==> run a: inputs <==
==> flow/design.v <==
`timescale 1ns / 1ps
module fir_7_7(
    input clk,
    input rst,
    input [7:0] weight_data,
    input [2:0] weight_idx,
    input weight_valid,
    output weight_ready,
    input [7:0] input_data,
    input input_valid,
    output input_ready,
    output [15:0] output_data,
    input output_ready,
    output output_valid 
    );
    reg i_ready;
    reg w_ready;
    assign input_ready = i_ready;
    assign weight_ready = w_ready;
    wire [15:0] products [6:0];
    wire [15:0] sums [ 5:0];
    reg [7:0] inputs [6:0];
    reg [7:0] weights [6:0];
    reg [15:0] result;
    assign output_data = result;
    reg output_valid_delay;
    reg output_valid_r;
    assign output_valid = output_valid_r;
    always@(posedge clk)
    begin
        if(input_valid & input_ready)
            output_valid_delay <= 1;
        else
            output_valid_delay <= 0;
        output_valid_r <= output_valid_delay;
    end
    always@(posedge clk)
    begin
        if(rst)
        begin
            inputs[0] <= 0;
            inputs[1] <= 0;
            inputs[2] <= 0;
            inputs[3] <= 0;
            inputs[4] <= 0;
            inputs[5] <= 0;
            inputs[6] <= 0;
            weights[0] <= 0;
            weights[1] <= 0;
            weights[2] <= 0;
            weights[3] <= 0;
            weights[4] <= 0;
            weights[5] <= 0;
            weights[6] <= 0;
            result <= 0;
            i_ready <= 0;
            w_ready <= 0;
        end else begin
            i_ready <= 1;
            w_ready <= 1;
            if(weight_ready & weight_valid)begin
                weights[weight_idx] <= weight_data;
            end
            if(input_valid & input_ready)begin
                inputs[0] <= input_data;
                inputs[1] <= inputs[0];
                inputs[2] <= inputs[1];
                inputs[3] <= inputs[2];
                inputs[4] <= inputs[3];
                inputs[5] <= inputs[4];
                inputs[6] <= inputs[5];
            end
            if(output_valid & output_ready)begin
                result <= sums[5];
            end
        end
    end
    multiplier m0(inputs[0], weights[0], products[0]);
    multiplier m1(inputs[1], weights[1], products[1]);
    multiplier m2(inputs[2], weights[2], products[2]);
    multiplier m3(inputs[3], weights[3], products[3]);
    multiplier m4(inputs[4], weights[4], products[4]);
    multiplier m5(inputs[5], weights[5], products[5]);
    multiplier m6(inputs[6], weights[6], products[6]);
    adder a0(products[0], products[1], sums[0]);
    adder a1(products[2], products[3], sums[1]);
    adder a2(products[4], products[5], sums[2]);
    adder a3(products[6], sums[0], sums[3]);
    adder a4(sums[1], sums[2], sums[4]);
    adder a5(sums[3], sums[4], sums[5]);
endmodule
module adder(
    input [15:0] addend1,
    input [15:0] addend2,
    output [15:0] sum
    );
    assign sum = addend1 + addend2;
endmodule
module multiplier(
    input [7:0] weight_data,
    input [7:0] input_data,
    output [15:0] product
    );
    assign product = weight_data * input_data;
endmodule
==> flow/run.sh <==
#!/bin/bash
# the make line also repeats each setting of config.mk as NAME=value (left out here)
make -C /OpenROAD-flow-scripts/flow DESIGN_CONFIG=/design/flow/config.mk WORK_HOME=/design/flow/orfs CLKGATE_MAP_FILE= finish
==> flow/config.mk <==
export PLATFORM = sky130hd
export DESIGN_NAME = fir_7_7
export DESIGN_NICKNAME = fir_7_7
export VERILOG_FILES = /design/flow/design.v
export SDC_FILE = /design/flow/constraint.sdc
export NUM_CORES = 4
export LEC_CHECK = 0
export CAP_MARGIN = 25
export CELL_PAD_IN_SITES_DETAIL_PLACEMENT = 1
export CORE_MARGIN = 2
export CORE_UTILIZATION = 61
export CTS_CLUSTER_SIZE = 76
export GPL_ROUTABILITY_DRIVEN = 0
export HOLD_SLACK_MARGIN = -0.05
export MAX_ROUTING_LAYER = met4
export MIN_ROUTING_LAYER = met2
export PLACE_DENSITY_LB_ADDON = 0.13
export SETUP_SLACK_MARGIN = 1.15
export SLEW_MARGIN = 40
export TNS_END_PERCENT = 50
==> flow/constraint.sdc <==
create_clock -name core_clock -period 6.64 [get_ports {clk}]
set_input_delay 1.3280 -clock core_clock [delete_from_list [all_inputs] [get_ports {clk}]]
set_output_delay 1.3280 -clock core_clock [all_outputs]
set_load 0.01 [all_outputs]
==> run b (differences from run a) <==
- ABC_AREA: unset -> 1
- CAP_MARGIN: 25 -> 20
- CELL_PAD_IN_SITES_DETAIL_PLACEMENT: 1 -> unset
- CORE_UTILIZATION: 61 -> 54
- CTS_CLUSTER_DIAMETER: unset -> 163
- CTS_CLUSTER_SIZE: 76 -> 98
- GPL_ROUTABILITY_DRIVEN: 0 -> unset
- HOLD_SLACK_MARGIN: -0.05 -> unset
- MAX_ROUTING_LAYER: met4 -> unset
- MIN_ROUTING_LAYER: met2 -> unset
- PLACE_DENSITY_LB_ADDON: 0.13 -> unset
- SETUP_SLACK_MARGIN: 1.15 -> unset
- SLEW_MARGIN: 40 -> 20
- TNS_END_PERCENT: 50 -> unset
==> flow/constraint.sdc (replaced) <==
create_clock -name core_clock -period 4.34 [get_ports {clk}]
set_input_delay 0.8680 -clock core_clock [delete_from_list [all_inputs] [get_ports {clk}]]
set_output_delay 0.8680 -clock core_clock [all_outputs]
set_load 0.01 [all_outputs]
==> run c (differences from run a) <==
- CAP_MARGIN: 25 -> 40
- CELL_PAD_IN_SITES_DETAIL_PLACEMENT: 1 -> unset
- CORE_UTILIZATION: 61 -> 72
- CTS_CLUSTER_DIAMETER: unset -> 59
- CTS_CLUSTER_SIZE: 76 -> unset
- GPL_ROUTABILITY_DRIVEN: 0 -> unset
- HOLD_SLACK_MARGIN: -0.05 -> unset
- MAX_ROUTING_LAYER: met4 -> unset
- MIN_ROUTING_LAYER: met2 -> unset
- PLACE_DENSITY_LB_ADDON: 0.13 -> unset
- SETUP_SLACK_MARGIN: 1.15 -> -0.34
- SLEW_MARGIN: 40 -> 20
- TNS_END_PERCENT: 50 -> unset
==> flow/constraint.sdc (replaced) <==
create_clock -name core_clock -period 5.05 [get_ports {clk}]
set_input_delay 1.0100 -clock core_clock [delete_from_list [all_inputs] [get_ports {clk}]]
set_output_delay 1.0100 -clock core_clock [all_outputs]
set_load 0.01 [all_outputs]
==> run d (differences from run a) <==
- ABC_AREA: unset -> 1
- CAP_MARGIN: 25 -> 20
- CELL_PAD_IN_SITES_DETAIL_PLACEMENT: 1 -> unset
- CORE_UTILIZATION: 61 -> 72
- CTS_CLUSTER_DIAMETER: unset -> 163
- CTS_CLUSTER_SIZE: 76 -> 98
- GPL_ROUTABILITY_DRIVEN: 0 -> unset
- HOLD_SLACK_MARGIN: -0.05 -> unset
- MAX_ROUTING_LAYER: met4 -> unset
- MIN_ROUTING_LAYER: met2 -> unset
- PLACE_DENSITY: unset -> 0.38
- PLACE_DENSITY_LB_ADDON: 0.13 -> unset
- SETUP_SLACK_MARGIN: 1.15 -> unset
- SLEW_MARGIN: 40 -> 20
- TNS_END_PERCENT: 50 -> unset
==> flow/constraint.sdc (replaced) <==
create_clock -name core_clock -period 6.93 [get_ports {clk}]
set_input_delay 1.3860 -clock core_clock [delete_from_list [all_inputs] [get_ports {clk}]]
set_output_delay 1.3860 -clock core_clock [all_outputs]
set_load 0.01 [all_outputs]
==> datasheet_impl.txt <==
Summary of implementation characteristics

Parameter                              Value

Run status
  Outcome    stopped before the end
  Last stage the flow got to    global routing
  Error    [ERROR GRT-0116] Global routing finished with congestion. Check the congestion regions in the DRC Viewer.

Floorplan
  Chip Width    185 µm
  Number of rows in the core area    66
  Initial core utilization    61.6%
  Placeable core region    0.0323 mm²

Yosys
  Area share of and-or/or-and cells after synthesis    3.18%
  Chip area estimate from yosys synthesis    0.0199 mm²

Global routing
  GR peak layer    met3
  Met3 track utilization from global routing    112%

Placed design
  Worst slack at placement    -0.743 ns
(the above is from run a)
==> datasheet_impl.txt <==
Characteristics after synthesis and place and route

Parameter                              Value

Floorplan
  Placeable core region    0.0285 mm²
  Chip Width    174 µm
  Initial core utilization    72.9%

Yosys
  Chip area estimate from yosys synthesis    0.0208 mm²
  Area share of and-or/or-and cells after synthesis    2.77%

Run status
  Outcome  no timing/DRC/antenna violations

Placed design
  Worst slack at placement    0.0292 ns

Global routing
  GR peak layer    met2
(the above is from run d)
==> datasheet_impl.txt <==
Characteristics after synthesis and place and route

Parameter                              Value

Final timing
  Number of setup violations in the final report    13
  PnR worst setup slack    -2.14 ns

Floorplan
  Number of rows in the core area    60
  Initial core utilization    73.6%
  Placeable core region    0.0270 mm²
  Chip Width    170 µm

Placed design
  Placed cell areas    0.0222 mm²

Final layout
  Seq. cell area    0.00313 mm²

Yosys
  Area share of and-or/or-and cells after synthesis    3.18%
  Chip area estimate from yosys synthesis    0.0199 mm²

Global routing
  GR peak layer    met2
  Met3 track utilization from global routing    9.47%

Drt
  Vias per cell    5.72

Run status
  Outcome    finished with violations
  Layout violations      setup timing
(the above is from run c)
==> datasheet_impl.txt <==
Characteristics after synthesis and place and route

Parameter                              Value

Run status
  Outcome    finished with violations
  Layout violations      setup timing

Floorplan
  Initial core utilization    55.0%
  Number of rows in the core area    71
  Placeable core region    0.0378 mm²
  Chip Width    200 µm

Yosys
  Chip area estimate from yosys synthesis    0.0208 mm²
  Area share of and-or/or-and cells after synthesis    2.77%

Final timing
  PnR worst setup slack    -2.40 ns
  Number of setup violations in the final report    14

Global routing
  GR peak layer    met2
  Met3 track utilization from global routing    4.04%
(the above is from run b)
